==> run E <==
## top_level
module top_level(f1,f2,p,in_1,in_2,out,clk,clk2);
input [7:0]in_1, in_2;
input clk;
input clk2;
input [15:0]p;   
input [15:0]f1,f2;  
output [15:0]out;
wire [15:0]a,b;
wire [15:0]r1,r2,r3,r4,r5;
convert inst_1(.float(a), .int8(in_1), .clk(clk));  
convert inst_2(.float(b), .int8(in_2), .clk(clk));
mult inst_3(.B(f1), .C(r1), .A(a), .clk(clk));   
mult inst_4(.B(f2), .C(r2), .A(b), .clk(clk));
main_adder inst_5 (.AA(r1), .BB(r2),.clk(clk), .R_add(r3)); 
mux inst_6(.in1(r4), .in2(p), .sel(clk2), .out(r5));  
main_adder inst_7 (.AA(r3), .BB(r5),.clk(clk), .R_add(r4));  
assign out=r4;
endmodule
export LEC_CHECK = 0
export ABC_AREA = 0
export CAP_MARGIN = 20
export CORE_ASPECT_RATIO = 0.5
export CORE_MARGIN = 9
export CORE_UTILIZATION = 58
export CTS_CLUSTER_DIAMETER = 55
export MAX_ROUTING_LAYER = met5
export MIN_ROUTING_LAYER = met1
export PLACE_DENSITY_LB_ADDON = 0.0
export SETUP_SLACK_MARGIN = 3.03
export SLEW_MARGIN = 20
create_clock -name core_clock -period 20.0 [get_ports {clk}]
run.sh (not shown) runs the stock make flow with config.mk's settings and CLKGATE_MAP_FILE=.
==> run B: changes against run E <==
==> flow/config.mk (replaced) <==
export PLATFORM = sky130hd
export DESIGN_NAME = top_level
export DESIGN_NICKNAME = top_level
export VERILOG_FILES = /design/flow/design.v
export SDC_FILE = /design/flow/constraint.sdc
export NUM_CORES = 4
export LEC_CHECK = 0
export CAP_MARGIN = 20
export CORE_MARGIN = 2
export CORE_UTILIZATION = 16
export SLEW_MARGIN = 20
==> flow/constraint.sdc (replaced) <==
create_clock -name core_clock -period 13.3 [get_ports {clk}]
set_input_delay 2.6600 -clock core_clock [delete_from_list [all_inputs] [get_ports {clk}]]
set_output_delay 2.6600 -clock core_clock [all_outputs]
set_load 0.01 [all_outputs]
==> run H: changes against run E <==
==> flow/config.mk (replaced) <==
export PLATFORM = sky130hd
export DESIGN_NAME = top_level
export DESIGN_NICKNAME = top_level
export VERILOG_FILES = /design/flow/design.v
export SDC_FILE = /design/flow/constraint.sdc
export NUM_CORES = 4
export LEC_CHECK = 0
export CAP_MARGIN = 20
export CORE_MARGIN = 2
export CORE_UTILIZATION = 40
export SLEW_MARGIN = 20
==> flow/constraint.sdc (replaced) <==
create_clock -name core_clock -period 13.3 [get_ports {clk}]
set_input_delay 2.6600 -clock core_clock [delete_from_list [all_inputs] [get_ports {clk}]]
set_output_delay 2.6600 -clock core_clock [all_outputs]
set_load 0.01 [all_outputs]
==> notes.md <==
fresh numbers from the pnr run: status finished clean, sequential fraction of total cell area 13.7%, dpl hpwl around 46 mm, combinational gate area approximately 16000 um^2, post-synthesis to final-layout area growth 13.1%, data required time of the critical path ~14000 ps, Post-Layout Cell Count roughly 3300, critical path peak fanout 9, Die H 231 um, routed wire length between 50 and 60 mm, met1 track demand over resource in global routing approximately a quarter
That was run H.
==> notes.md <==
fresh numbers from the pnr run: status finished clean, post-synthesis to final-layout area growth 10.3%, Die H 151 um, met1 track demand over resource in global routing 30.6%, number of global-route vias before repair ~17000, combinational gate area approximately 16000 um^2, Die X-Extent around 280 um, met3 Track Usage GR under 10%, Post-Layout Cell Count about 3100, critical path peak fanout 6, data required time of the critical path between 20000 and 25000 ps, dpl hpwl 42.6 mm, clk_skew 44.0 ps, routed wire length roughly 53 mm
That was run E.
==> notes.md <==
fresh numbers from the pnr run: starting utilization of the core area between 10% and 20%, dpl hpwl 46.5 mm, number of warnings in the stage logs around 85, combinational gate area between 15000 and 20000 um^2, Syn. warnings 7, met1 track demand over resource in global routing approximately a tenth, sequential fraction of total cell area about 13%, most numerous cell types in the synthesized netlist 339 x inv_1, 235 x nand2_1, 226 x ha_1, status finished clean
That was run B.
